Setup of run A:
## mul
module mul(
    input  wire        clk,
    input  wire        rst,
    input  wire [63:0] lm,
    input  wire [63:0] rm,
    input  wire [1:0]  Data_type,
    output reg  [19:0] mul_out
);
wire is_8;
wire is_exp4;
wire is_ternary;
assign is_8 = Data_type==2'b11 || Data_type==2'b00; 
assign lm_is_int8 = Data_type==2'b11;
assign is_exp4 = Data_type==2'b10;
assign is_ternary = Data_type==2'b01;
wire [8:0] lms_0;
wire [8:0] lms_1;
wire [8:0] lms_2;
wire [8:0] lms_3;
wire [8:0] lms_4;
wire [8:0] lms_5;
wire [8:0] lms_6;
wire [8:0] lms_7;
wire [7:0] rm8_0;
wire [7:0] rm8_1;
wire [7:0] rm8_2;
wire [7:0] rm8_3;
wire [7:0] rm8_4;
wire [7:0] rm8_5;
wire [7:0] rm8_6;
wire [7:0] rm8_7;
wire [16:0] mul_int8_0;
wire [16:0] mul_int8_1;
wire [16:0] mul_int8_2;
wire [16:0] mul_int8_3;
wire [16:0] mul_int8_4;
wire [16:0] mul_int8_5;
wire [16:0] mul_int8_6;
wire [16:0] mul_int8_7;
assign lms_0 = !is_8 ? 9'd0 : lm_is_int8 ? {lm[7 ],lm[7 :0 ]} : {1'b0,lm[7 :0 ]};
assign lms_1 = !is_8 ? 9'd0 : lm_is_int8 ? {lm[15],lm[15:8 ]} : {1'b0,lm[15:8 ]};
assign lms_2 = !is_8 ? 9'd0 : lm_is_int8 ? {lm[23],lm[23:16]} : {1'b0,lm[23:16]};
assign lms_3 = !is_8 ? 9'd0 : lm_is_int8 ? {lm[31],lm[31:24]} : {1'b0,lm[31:24]};
assign lms_4 = !is_8 ? 9'd0 : lm_is_int8 ? {lm[39],lm[39:32]} : {1'b0,lm[39:32]};
assign lms_5 = !is_8 ? 9'd0 : lm_is_int8 ? {lm[47],lm[47:40]} : {1'b0,lm[47:40]};
  ...
export LEC_CHECK = 0
export CAP_MARGIN = 20
export CORE_MARGIN = 2
export CORE_UTILIZATION = 56
export CTS_CLUSTER_DIAMETER = 245
export CTS_CLUSTER_SIZE = 95
export PLACE_DENSITY = 0.39
export SLEW_MARGIN = 20
export TNS_END_PERCENT = 15
create_clock -name core_clock -period 6.5 [get_ports {clk}]
run.sh (not shown) runs the stock make flow with config.mk's settings and CLKGATE_MAP_FILE=.
In summary, run A completed successfully, with a layout that passed the timing, DRC and antenna checks.
Input changes introduced in run B (baseline for comparison: run A):
-- flow/config.mk --
<<< run A, line 8
export CAP_MARGIN = 20
export CORE_MARGIN = 2
export CORE_UTILIZATION = 56
>>> run B, line 8
export CAP_MARGIN = 35
export CORE_ASPECT_RATIO = 0.5
export CORE_MARGIN = 10
export CORE_UTILIZATION = 65
<<< run A, line 13
export PLACE_DENSITY = 0.39
>>> run B, line 14
export MAX_ROUTING_LAYER = met4
export PLACE_DENSITY = 0.76
<<< run A, line 15
export TNS_END_PERCENT = 15
>>> run B, line 17
export TNS_END_PERCENT = 5
- Run A -> run B: maximum clock frequency decreased slightly
- Every run (run A and run B) finished clean.
- Compared with run A, run B shows first-pass GRT wire length higher by about 1.8%.
- Die size: run B is under run A
- Going from run A to run B, the placement row count was found to have gone down by 35%.
- Routed wire in run B totals more than in run A.
The inputs of run C differ from those of run B as listed below.
-- flow/config.mk --
<<< run B, line 8
export CAP_MARGIN = 35
export CORE_ASPECT_RATIO = 0.5
>>> run C, line 8
export CAP_MARGIN = 20
<<< run B, line 14
export MAX_ROUTING_LAYER = met4
>>> run C, line 13
[summary]
Combinational group share of total power, run C and run B, lower one = run C.
In the floorplan summary, run C is listed with a die area less than that of run B.
Against run B, run C reports a final period utilization that is lower.
Relative to run B, final wirelength has decreased by about 3.3% in run C.
Run C did not stop at any stage, and its layout met the timing, DRC and antenna checks.
Changes in run D relative to run C:
-- flow/config.mk --
<<< run C, line 8
export CAP_MARGIN = 20
>>> run D, line 8
export CAP_MARGIN = 0
<<< run C, line 13
export PLACE_DENSITY = 0.76
>>> run D, line 13
export PLACE_DENSITY = 0.39
==> comparison <==
Looking at wire length on met3, run D sits above run C.
Run D vs. run C: count of buffers not belonging to the clock network in the layout went down by about 9%.
Lower combinational fraction of the cell area among run D and run C: run C
Higher final hold slack goes to run C over run D.
Summary of run D over run C: power share of the clock group barely changed; worst vdd rail ir drop climbed about 1.3%.
Relative to run C, routed length per placed instance increased by 1.2% in run D.
Run C vs run D, first element of the critical path: Data_type[0] vs rm[57]
Overall power consumption: run D better than run C
Power is estimated from default activity; no workload was simulated.
